==> 08-25 <==
==> flow/design.v (excerpt) <==
module datapath(output [6:0] display, days, output [3:0] segment, output am, pm, dblink, Sound, Vcc_out, input Next, Up, SetTime, SetAlarm, Snooze, Stop, Mute, Clr, Clk_sys);
clock: 4.69 ns
lec_check: 0
cap_margin: 0
core_aspect_ratio: 0.87
core_margin: 2
core_utilization: 72
cts_cluster_diameter: 28
cts_cluster_size: 32
hold_slack_margin: 0.29
place_density_lb_addon: 0.01
setup_slack_margin: 1.38
slew_margin: 10
tns_end_percent: 5
run.sh (not shown) runs the stock make flow with config.mk's settings and CLKGATE_MAP_FILE=.
==> inputs of 09-15, as changes to 08-25 <==
==> flow/config.mk (replaced) <==
export PLATFORM = sky130hd
export DESIGN_NAME = datapath
export DESIGN_NICKNAME = datapath
export VERILOG_FILES = /design/flow/design.v
export SDC_FILE = /design/flow/constraint.sdc
export NUM_CORES = 4
export LEC_CHECK = 0
export CAP_MARGIN = 20
export CORE_MARGIN = 2
export CORE_UTILIZATION = 72
export CTS_CLUSTER_DIAMETER = 28
export PLACE_DENSITY_LB_ADDON = 0.01
export SETUP_SLACK_MARGIN = 1.23
export SLEW_MARGIN = 20
==> impl_results.html <==
<h3>Flow metrics</h3>
<table>
<tr><th>Metric</th><th>Value</th></tr>
<tr><th colspan="2">Status</th></tr>
<tr><td>Status</td><td>timing/DRC/antenna clean</td></tr>
<tr><th colspan="2">Finish</th></tr>
<tr><td>Final cell count without fillers</td><td>1,814</td></tr>
<tr><th colspan="2">Setup path</th></tr>
<tr><td>End point of the critical path</td><td>display[2]</td></tr>
<tr><td>Terminus of the critical flop-to-flop path</td><td>reg_module.r5.Q[5]</td></tr>
<tr><th colspan="2">Placement</th></tr>
<tr><td>Post-DP Area</td><td>approximately 0.015 mm²</td></tr>
<tr><th colspan="2">Routing</th></tr>
<tr><td>Wl on met1</td><td>around 16 mm</td></tr>
<tr><th colspan="2">Power and ir drop</th></tr>
<tr><td>Net load switching power</td><td>3260 µW</td></tr>
<tr><th colspan="2">Die</th></tr>
<tr><td>Starting utilization of the core area</td><td>between 70% and 80%</td></tr>
<tr><th colspan="2">Clocking</th></tr>
<tr><td>Cts bufs inserted</td><td>44</td></tr>
</table>
# the run above: 08-25

==> impl_results.html <==
<h3>Flow metrics</h3>
<table>
<tr><th>Metric</th><th>Value</th></tr>
<tr><th colspan="2">Routing</th></tr>
<tr><td>Wl on met1</td><td>between 15 and 20 mm</td></tr>
<tr><th colspan="2">Die</th></tr>
<tr><td>Starting utilization of the core area</td><td>roughly 73%</td></tr>
<tr><th colspan="2">Finish</th></tr>
<tr><td>Final cell count without fillers</td><td>1,851</td></tr>
<tr><th colspan="2">Status</th></tr>
<tr><td>Status</td><td>timing/DRC/antenna clean</td></tr>
<tr><th colspan="2">Setup path</th></tr>
<tr><td>Terminus of the critical flop-to-flop path</td><td>set_time.min_1.COUNT[2]</td></tr>
<tr><td>End point of the critical path</td><td>display[3]</td></tr>
</table>
# the run above: 09-15



==> branch maple <==
Starting RTL as in the previous note.
Settings: LEC_CHECK=0, CAP_MARGIN=15, CORE_MARGIN=2, CORE_UTILIZATION=72, CTS_CLUSTER_DIAMETER=389, CTS_CLUSTER_SIZE=18, PLACE_DENSITY_LB_ADDON=0.0, SETUP_SLACK_MARGIN=1.2, SLEW_MARGIN=20; clock period 4.68 ns.
==> branch xenon (differences from branch maple) <==
Settings changed: CAP_MARGIN 15 to 20, CORE_UTILIZATION 72 to 40, CTS_CLUSTER_DIAMETER 389 to unset, CTS_CLUSTER_SIZE 18 to unset, PLACE_DENSITY_LB_ADDON 0.0 to unset, SETUP_SLACK_MARGIN 1.2 to unset.
==> flow/constraint.sdc (replaced) <==
create_clock -name core_clock -period 8.42 [get_ports {Clk_sys}]
set_input_delay 1.6840 -clock core_clock [delete_from_list [all_inputs] [get_ports {Clk_sys}]]
set_output_delay 1.6840 -clock core_clock [all_outputs]
set_load 0.01 [all_outputs]
==> branch indigo (differences from branch maple) <==
Settings changed: CAP_MARGIN 15 to 5, CORE_UTILIZATION 72 to 40, CTS_CLUSTER_DIAMETER 389 to unset, CTS_CLUSTER_SIZE 18 to unset, HOLD_SLACK_MARGIN set to 0.24, PLACE_DENSITY_LB_ADDON 0.0 to unset, SETUP_SLACK_MARGIN 1.2 to unset.
==> flow/constraint.sdc (replaced) <==
create_clock -name core_clock -period 20.0 [get_ports {Clk_sys}]
set_input_delay 4.0000 -clock core_clock [delete_from_list [all_inputs] [get_ports {Clk_sys}]]
set_output_delay 4.0000 -clock core_clock [all_outputs]
set_load 0.01 [all_outputs]
==> results <==
Branch indigo finished clean. Branch xenon completed with no timing, DRC or antenna violations. Branch maple went through all stages and came out clean.
Against branch xenon, the global-route usage of branch maple is higher by 16 points.
Register-to-register slack: branch maple < branch xenon < branch indigo.
In die area, branch indigo and branch xenon do not differ.
The highest clock skew belongs to branch maple, the lowest to branch xenon.


==> 01-12: inputs <==
Starting RTL as in the previous note.
export LEC_CHECK = 0
export CAP_MARGIN = 0
export CORE_ASPECT_RATIO = 0.9
export CORE_MARGIN = 2
export CORE_UTILIZATION = 72
export CTS_CLUSTER_DIAMETER = 396
export CTS_CLUSTER_SIZE = 19
export MAX_ROUTING_LAYER = met4
export PLACE_DENSITY_LB_ADDON = 0.01
export SETUP_SLACK_MARGIN = 1.2
export SLEW_MARGIN = 10
create_clock -name core_clock -period 4.68 [get_ports {Clk_sys}]
==> 04-28: changes against 01-12 <==
- CORE_ASPECT_RATIO: 0.9 -> unset
- CTS_CLUSTER_DIAMETER: 396 -> 39
- CTS_CLUSTER_SIZE: 19 -> unset
- PLACE_DENSITY_LB_ADDON: 0.01 -> 0.02
- SETUP_SLACK_MARGIN: 1.2 -> 3.3
- SLEW_MARGIN: 10 -> 20
==> flow/constraint.sdc (replaced) <==
create_clock -name core_clock -period 11.2 [get_ports {Clk_sys}]
set_input_delay 2.2400 -clock core_clock [delete_from_list [all_inputs] [get_ports {Clk_sys}]]
set_output_delay 2.2400 -clock core_clock [all_outputs]
set_load 0.01 [all_outputs]
==> 06-20: changes against 01-12 <==
- ABC_AREA: unset -> 1
- CAP_MARGIN: 0 -> 20
- CORE_ASPECT_RATIO: 0.9 -> unset
- CTS_CLUSTER_DIAMETER: 396 -> unset
- CTS_CLUSTER_SIZE: 19 -> 10
- MAX_ROUTING_LAYER: met4 -> unset
- PLACE_DENSITY: unset -> 0.39
- PLACE_DENSITY_LB_ADDON: 0.01 -> unset
- SETUP_SLACK_MARGIN: 1.2 -> 1.38
- SLEW_MARGIN: 10 -> 20
==> comparison <==
- Final cell count: 06-20 > 04-28 > 01-12.
- Against 01-12, the register-to-register slack of 06-20 is better by 0.21 ns.
- Against 06-20, the synthesized cell count of 04-28 is lower by 24%.
- Hold slack: 01-12 is lower than 04-28 (0.0021 ns).
- Sequential share of layout area: 06-20 < 04-28 < 01-12.
- Die size, lowest first: 04-28, 01-12, 06-20.
- In flip-flop count, 04-28 and 01-12 do not differ.
- Count of clock-buffer cells in the layout, lowest first: 01-12, 06-20, 04-28.
- The highest wire length belongs to 06-20, the lowest to 04-28.


==> inputs of v24 <==
datapath again, from the RTL that the note above started with.
// datapath
module datapath(output [6:0] display, days, output [3:0] segment, output am, pm, dblink, Sound, Vcc_out, input Next, Up, SetTime, SetAlarm, Snooze, Stop, Mute, Clr, Clk_sys);
	supply1 Vcc;
	supply0 Gnd;
	assign Vcc_out = Vcc;
	wire Clk, tick;
	assign Clk = Clk_sys;
	frequency_converter conv (tick, Clk_sys, Clr);
	wire [6:0] hours1, hours0, mins1, mins0;
	wire LD_DAY_TIME, LD_O_F, SS0, INCR, UPC, Clear, SS1, Load, Clear_St, Load_SS;
	wire Count, SetDay, AlarmSet;
	control_unit_1 cu1(LD_DAY_TIME, LD_O_F, SS0, INCR, UPC, Clear, SS1, Load, Clear_St, Load_SS, Next, SetTime, Up, SetAlarm, Count, SetDay, AlarmSet, Clk, Clr, tick);
	wire EN_SNZ, EN_STOP;
	wire C0, CS0, AA;
	control_unit_2 cu2(EN_SNZ, EN_STOP, Sound, C0, CS0, AA, Snooze, Stop, Mute, Clk, Clr, tick);
	wire [1:0] CW1, CW, S;
	wire LD_R, LD_CT, LD_TIME, TOF, ID, IH, IM;
	circuit cir (CW1, CW, S, AlarmSet, SetDay, CS0, C0, LD_R, LD_CT, LD_TIME, Count, TOF, ID, IH, IM, Load, Clear, UPC, SS0, SS1, Load_SS, INCR, EN_SNZ, EN_STOP, Clk, tick, Clr);
	wire [12:0] Q_r0, Q_r1, Q_r2, Q_r3, Q_r4, Q_r5, Q_r6;
	wire [15:0] STO;
	registers_module reg_module (Q_r6, Q_r5, Q_r4, Q_r3, Q_r2, Q_r1, Q_r0, STO[14:12], {STO[15], STO[11:0]}, Clear, Clk, LD_R, tick, Clr);	
	wire [14:0] CTO;
	comparators_module comp_module (AA, CTO[14:12], {1'b1,CTO[11:0]} , Q_r6, Q_r5, Q_r4, Q_r3, Q_r2, Q_r1, Q_r0);
	current_time_module ct_module (CTO, STO[14:0], LD_CT, Clear, Clk, Vcc, tick, Clr);	
	supply1 EN_ST;
  ...
clock: 4.68 ns
lec_check: 0
cap_margin: 40
core_margin: 2
core_utilization: 72
cts_cluster_size: 19
place_density_lb_addon: 0.28
setup_slack_margin: 0.55
slew_margin: 20
==> inputs of v5, as changes to v24 <==
Settings changed: CAP_MARGIN 40 to 20, CORE_UTILIZATION 72 to 40, CTS_CLUSTER_SIZE 19 to not set, PLACE_DENSITY_LB_ADDON 0.28 to not set, SETUP_SLACK_MARGIN 0.55 to 2.18.
==> flow/constraint.sdc (replaced) <==
create_clock -name core_clock -period 8.42 [get_ports {Clk_sys}]
set_input_delay 1.6840 -clock core_clock [delete_from_list [all_inputs] [get_ports {Clk_sys}]]
set_output_delay 1.6840 -clock core_clock [all_outputs]
set_load 0.01 [all_outputs]
==> summary of the runs <==
Against v24, the register-to-register slack of v5 is better by 3.7 ns.
Against v24, the total power of v5 is lower by 46%.
In v24 the combinational power is higher than in v5, by 95%.
Area after synthesis is the same in v5 and v24.
Of v24 and v5, v5 has the higher hold slack (gap 0.033 ns).
In sequential cell count, v5 and v24 do not differ.
In v24 the cell area is higher than in v5, by 1.1%.
==> figures <==
metric	v5	v24
Outcome	finished clean	finished clean
Y dimension of the die	192 µm	144 µm
Endpoint of the worst-slack reg-to-reg timing path	set_time.min_2.COUNT[0]	reg_module.r0.Q[3]
Switching part of the total power	0.402	0.407
Number of buffers inserted by post-CTS setup repair	0	2
Sum of met2 wire segment lengths after detailed routing	17,400 µm	18,100 µm
Routed vias	11,401	12,280
DP Cell Count	1,917	1,749
Detailed placer's ending HPWL	24,600 µm	24,800 µm
Fraction of power consumed by combinational cells	0.362	0.380
Largest voltage drop on the vdd net	0.158 mV	0.410 mV
Logic share of the area	0.514	0.516
Met2 usage in global routing	0.339	0.609
OpenROAD warning count	48	51
Area of all sequential standard cells	5530 µm²	5540 µm²
No activity file was given, so power comes from the tool's default toggle rates.
